==> trial 13: inputs <==
==> flow/design.v <==
module register_param #(
    parameter BIT_LENGTH = 2048
) (
    input clk, rst,
    input load,
    input [BIT_LENGTH - 1 : 0] parIn,
    output reg [BIT_LENGTH - 1 : 0] parOut
);
    always@(posedge clk, posedge rst) begin
        if (rst == 1)
            parOut <= 0;
        else begin
            if (load == 1)
                parOut <= parIn;
        end
    end
endmodule
module adder #(
    parameter BIT_LENGTH = 32
) (
    input signed [BIT_LENGTH - 1 : 0] in1, in2,
    input mode,  
    output signed [BIT_LENGTH - 1 : 0] out
);
    assign out = (mode == 1) ? (in1 + in2) : (in1 - in2);
endmodule
module upCounterRE #(
    parameter BIT_LENGTH = 16
) (
    input clk, rst,
    input init_cnt, en_cnt,
    output reg [BIT_LENGTH - 1 : 0] count
);
    always @(posedge clk, posedge rst) begin
        if (rst == 1)
            count <= 0;
        else begin
            if (init_cnt == 1)
                count <= 0;
            else if (en_cnt == 1)
                count <= count + 1;
        end
    end
endmodule
module cordic_linear_DP #(
    parameter FLOAT_SIZE = 24,
    parameter INT_SIZE = 8
) (
    input clk, rst,
    input signed [INT_SIZE + FLOAT_SIZE - 1:0] x, y, z,
    input mode,
    input loadX, loadY, loadZ,loadMode,
    input sel_input, adder_mode,
    input init_cnt, en_cnt,
    output signed [INT_SIZE + FLOAT_SIZE - 1:0] x_out, y_out, z_out,
    output co, phi
);
    wire signed [INT_SIZE + FLOAT_SIZE - 1:0] y_in, z_in;
    wire signed [INT_SIZE + FLOAT_SIZE - 1:0] out_adder_y, out_adder_z;
    assign y_in = (sel_input == 1) ? y : out_adder_y; 
    assign z_in = (sel_input == 1) ? z : out_adder_z; 
    register_param #(.BIT_LENGTH(INT_SIZE + FLOAT_SIZE)) X_Reg(
        .clk(clk),
        .rst(rst),
        .load(loadX),
        .parIn(x),
        .parOut(x_out)
    );
    register_param #(.BIT_LENGTH(INT_SIZE + FLOAT_SIZE)) Y_Reg(
        .clk(clk),
        .rst(rst),
        .load(loadY),
        .parIn(y_in),
        .parOut(y_out)
    );
    register_param #(.BIT_LENGTH(INT_SIZE + FLOAT_SIZE)) Z_Reg(
        .clk(clk),
        .rst(rst),
        .load(loadZ),
        .parIn(z_in),
        .parOut(z_out)
    );
    wire mode_val;
    register_param #(.BIT_LENGTH(1)) M_Reg(
        .clk(clk),
        .rst(rst),
        .load(loadMode),
        .parIn(mode),
        .parOut(mode_val)
    );
    wire [$clog2(FLOAT_SIZE) : 0] iter;
    upCounterRE #(.BIT_LENGTH($clog2(FLOAT_SIZE) + 1)) Iter_Count(
        .clk(clk),
        .rst(rst),
        .init_cnt(init_cnt),
        .en_cnt(en_cnt),
        .count(iter)
    );
    assign co = (iter == (FLOAT_SIZE)) ? 1'b1 : 1'b0;
    wire signed [INT_SIZE + FLOAT_SIZE - 1:0] x_shift, one, one_shift;
    assign x_shift = x >>> iter;
    assign one = { {(INT_SIZE-1){1'b0}}, 1'b1, {(FLOAT_SIZE){1'b0}} }; 
    assign one_shift = one >>> iter;
    adder #(.BIT_LENGTH(INT_SIZE + FLOAT_SIZE)) Y_Adder(
        .in1(y_out),
        .in2(x_shift),
        .mode(adder_mode),
        .out(out_adder_y)
    );
    adder #(.BIT_LENGTH(INT_SIZE + FLOAT_SIZE)) Z_Adder(
        .in1(z_out),
        .in2(one_shift),
        .mode(~adder_mode),
        .out(out_adder_z)
    );
    wire phi_rotate, phi_vector; 
    assign phi_rotate = (z_out[INT_SIZE + FLOAT_SIZE - 1] == 1) ? 1'b0 : 1'b1;
    assign phi_vector = (y_out[INT_SIZE + FLOAT_SIZE - 1] == 1) ? 1'b1 : 1'b0;
    assign phi = (mode_val == 1) ? phi_vector : phi_rotate;
endmodule
module cordic_linear_CU (
    input clk, rst,
    input start,
    input co, phi,
    output reg loadX, loadY, loadZ,loadMode,
    output reg sel_input, adder_mode,
    output reg init_cnt, en_cnt,
    output reg done
);
    parameter [1:0] IDLE = 0, INIT = 1, CALC = 2, DONE = 3;
    reg [1:0] ps, ns;
    always @(ps, start, co) begin
        case (ps)
            IDLE: ns = (start == 1) ? INIT : IDLE;
            INIT: ns = (start == 1 ) ? INIT : CALC;
            CALC: ns = (co == 1) ? DONE : CALC;
            DONE: ns = IDLE;
            default: ns = IDLE;
        endcase
    end
    always @(ps, phi) begin
        loadX = 0;
        loadY = 0;
        loadZ = 0;
        loadMode = 0;
        sel_input = 0;
        adder_mode = 0;
        init_cnt = 0;
        en_cnt = 0;
        done = 0;
        case (ps)
            IDLE: ;
            INIT: begin
                init_cnt = 1;
                loadX = 1;
                loadY = 1;
                loadZ = 1;
                loadMode = 1;
                sel_input = 1;
            end
            CALC: begin
                adder_mode = phi;
                en_cnt = 1;
                sel_input = 0;
                loadY = 1;
                loadZ = 1;
            end 
            DONE: done = 1;
            default: ;
        endcase
    end
    always @(posedge clk or posedge rst) begin
        if (rst == 1)
            ps <= IDLE;
        else 
            ps <= ns;
    end
endmodule
module cordic_linear #(
    parameter FLOAT_SIZE = 24,
    parameter INT_SIZE = 8
) (
    input clk, rst,
    input start,
    input signed [INT_SIZE + FLOAT_SIZE - 1:0] x, y, z,
    input mode,
    output signed [INT_SIZE + FLOAT_SIZE - 1:0] x_out, y_out, z_out,
    output done
);
    wire loadX, loadY, loadZ, loadMode;
    wire sel_input, adder_mode;
    wire init_cnt, en_cnt;
    wire co, phi;
    cordic_linear_DP #(.FLOAT_SIZE(FLOAT_SIZE), .INT_SIZE(INT_SIZE)) DP (
        .clk(clk),
        .rst(rst),
        .x(x),
        .y(y),
        .z(z),
        .mode(mode),
        .loadX(loadX),
        .loadY(loadY),
        .loadZ(loadZ),
        .loadMode(loadMode),
        .sel_input(sel_input),
        .adder_mode(adder_mode),
        .init_cnt(init_cnt),
        .en_cnt(en_cnt),
        .x_out(x_out),
        .y_out(y_out),
        .z_out(z_out),
        .co(co),
        .phi(phi)
    );
    cordic_linear_CU CU (
        .clk(clk),
        .rst(rst),
        .start(start),
        .co(co),
        .phi(phi),
        .loadX(loadX),
        .loadY(loadY),
        .loadZ(loadZ),
        .loadMode(loadMode),
        .sel_input(sel_input),
        .adder_mode(adder_mode),
        .init_cnt(init_cnt),
        .en_cnt(en_cnt),
        .done(done)
    );
endmodule
module reciprocal_float_DP (
    input clk, rst,
    input [31:0] x,
    input loadE, loadM, loadS,
    input selE, start_cordic,
    output [31:0] out,
    output done_cordic, zero_flag
);
    wire [7:0] E_val, E_in;
    wire [7:0] out_sub, E_reg_in;
    assign E_in = x[30:23];
    register_param #(.BIT_LENGTH(8)) E_Reg(
        .clk(clk),
        .rst(rst),
        .load(loadE),
        .parIn(E_reg_in),
        .parOut(E_val)
    );
    wire [22:0] M_val, M_in;
    assign M_in = x[22:0];
    register_param #(.BIT_LENGTH(23)) M_Reg(
        .clk(clk),
        .rst(rst),
        .load(loadM),
        .parIn(M_in),
        .parOut(M_val)
    );
    wire S_val, S_in;
    assign S_in = x[31];
    register_param #(.BIT_LENGTH(1)) S_Reg(
        .clk(clk),
        .rst(rst),
        .load(loadS),
        .parIn(S_in),
        .parOut(S_val)
    );
    assign E_reg_in = (selE == 1) ? E_in : out_sub;
    wire frac_zero;
    assign frac_zero = ~(|M_val);
    wire cin;
    assign cin = (frac_zero == 1) ? 1'b1 : 1'b0;
    assign out_sub = $unsigned(8'd253) - $unsigned(E_val) + cin;
    localparam FLOAT_SIZE = 24;
    localparam INT_SIZE = 2;
    wire signed [INT_SIZE + FLOAT_SIZE - 1:0] x_in, z, y;
    assign y = { {(INT_SIZE-1){1'b0}}, 1'b1, {(FLOAT_SIZE){1'b0}} };  
    assign z = {(INT_SIZE + FLOAT_SIZE){1'b0}};  
    assign x_in = { 2'b01, M_val, 1'b0};
    wire mode;
    assign mode = 1'b1;  
    wire signed [INT_SIZE + FLOAT_SIZE - 1:0] x_out, y_out, z_out;
    cordic_linear #(.FLOAT_SIZE(FLOAT_SIZE), .INT_SIZE(INT_SIZE)) Cordic_core(
        .clk(clk),
        .rst(rst),
        .start(start_cordic),
        .x(x_in),
        .y(y),
        .z(z),
        .mode(mode),
        .x_out(x_out),
        .y_out(y_out),
        .z_out(z_out),
        .done(done_cordic)
    );
    assign out = {S_val, E_val, z_out[22:0] };
    wire exp_zero;
    assign exp_zero = ~(|E_val);
    assign zero_flag = exp_zero && frac_zero;
endmodule
module reciprocal_float_CU (
    input clk, rst,
    input start,
    input done_cordic, zero_input,
    output reg loadE, loadM, loadS,
    output reg selE, start_cordic,
    output reg done, zero_flag
);
    parameter [2:0] IDLE = 0, INIT = 1, EXP = 2, CALC = 3, ZERO = 4;
    reg [2:0] ps, ns;
    always @(ps, start, zero_input, done_cordic) begin
        case (ps)
            IDLE: ns = (start == 1) ? INIT : IDLE;
            INIT: ns = (start == 1) ? INIT : EXP;
            EXP: ns = (zero_input == 1) ? ZERO : CALC;
            CALC: ns = (done_cordic == 1) ? IDLE : CALC;
            ZERO: ns = IDLE; 
            default: ns = IDLE;
        endcase
    end
    always @(ps, done_cordic, zero_input) begin
        loadE = 0;
        loadM = 0;
        loadS = 0;
        selE = 0;
        start_cordic = 0;
        done = 0;
        zero_flag = 0;
        case (ps)
            IDLE: ;
            INIT: begin
                selE = 1;
                loadE = 1;
                loadM = 1;
                loadS = 1;
            end 
            EXP: begin
                loadE = 1;
                start_cordic = ~zero_input;  
            end
            CALC: done = done_cordic;
            ZERO: begin
                done = 1;
                zero_flag = 1;
            end
            default: ;
        endcase
    end
    always @(posedge clk or posedge rst) begin
        if (rst == 1)
            ps <= IDLE;
        else 
            ps <= ns;
    end
endmodule
module reciprocal_float(
    input clk, rst,
    input start,
    input [31:0] x,
    output [31:0] out,
    output done, zero_flag
);
    wire loadE, loadM, loadS;
    wire selE, start_cordic;
    wire done_cordic, zero_input;
    reciprocal_float_DP DP (
        .clk(clk),
        .rst(rst),
        .x(x),
        .loadE(loadE),
        .loadM(loadM),
        .loadS(loadS),
        .selE(selE),
        .start_cordic(start_cordic),
        .out(out),
        .done_cordic(done_cordic),
        .zero_flag(zero_input)
    );
    reciprocal_float_CU CU (
        .clk(clk),
        .rst(rst),
        .start(start),
        .done_cordic(done_cordic),
        .zero_input(zero_input),
        .loadE(loadE),
        .loadM(loadM),
        .loadS(loadS),
        .selE(selE),
        .start_cordic(start_cordic),
        .done(done),
        .zero_flag(zero_flag)
    );
endmodule
==> flow/run.sh <==
#!/bin/bash
# the make line also repeats each setting of config.mk as NAME=value (left out here)
make -C /OpenROAD-flow-scripts/flow DESIGN_CONFIG=/design/flow/config.mk WORK_HOME=/design/flow/orfs CLKGATE_MAP_FILE= finish
==> flow/config.mk <==
export PLATFORM = sky130hd
export DESIGN_NAME = reciprocal_float
export DESIGN_NICKNAME = reciprocal_float
export VERILOG_FILES = /design/flow/design.v
export SDC_FILE = /design/flow/constraint.sdc
export NUM_CORES = 4
export LEC_CHECK = 0
export ABC_AREA = 1
export CAP_MARGIN = 20
export CORE_MARGIN = 2
export CORE_UTILIZATION = 72
export CTS_CLUSTER_DIAMETER = 29
export CTS_CLUSTER_SIZE = 72
export PLACE_DENSITY_LB_ADDON = 0.05
export SETUP_SLACK_MARGIN = 1.58
export SLEW_MARGIN = 20
==> flow/constraint.sdc <==
create_clock -name core_clock -period 5.56 [get_ports {clk}]
set_input_delay 1.1120 -clock core_clock [delete_from_list [all_inputs] [get_ports {clk}]]
set_output_delay 1.1120 -clock core_clock [all_outputs]
set_load 0.01 [all_outputs]
==> trial 54: changes against trial 13 <==
==> flow/config.mk (replaced) <==
export PLATFORM = sky130hd
export DESIGN_NAME = reciprocal_float
export DESIGN_NICKNAME = reciprocal_float
export VERILOG_FILES = /design/flow/design.v
export SDC_FILE = /design/flow/constraint.sdc
export NUM_CORES = 4
export LEC_CHECK = 0
export CAP_MARGIN = 20
export CORE_MARGIN = 2
export CORE_UTILIZATION = 39
export SLEW_MARGIN = 20
==> flow/constraint.sdc (replaced) <==
create_clock -name core_clock -period 11.9 [get_ports {clk}]
set_input_delay 2.3800 -clock core_clock [delete_from_list [all_inputs] [get_ports {clk}]]
set_output_delay 2.3800 -clock core_clock [all_outputs]
set_load 0.01 [all_outputs]
==> results <==
item	trial 54	trial 13
Cell Type Count	78	50
# Cells Yosys	1067	1458
Floorplan core area	23300 µm²	12700 µm²
Routability cong.	0.876	1.05
FP Core Util	0.394	0.743
Site Rows	56	41
Standard cell area after detailed placement	9910 µm²	10000 µm²
Post-CTS setup buffers	0	27
Post-synth design cell area	9160 µm²	9420 µm²
Share of the synthesized area in the top cell type	0.268	0.260
Area fraction in full adders, half adders and majority gates	0.0904	0.0880
Die Span X	157 µm	118 µm
Status	finished clean	aborted with a tool error
Last stage reached	-	5_1_grt
XOR/XNOR share of the synthesized area	0.0669	0.0502
Die Height	157 µm	118 µm
Avg Synthesized Cell Area	8.59 µm²	6.46 µm²
Simple-gate area share of the yosys netlist	0.168	0.350
Post-synthesis compound-gate area fraction	0.221	0.144
Yosys synthesis chip area	9160 µm²	9420 µm²
Number of instances in the synthesized netlist	1067	1458
Worst setup timing slack at the placement stage	5800 ps	656 ps
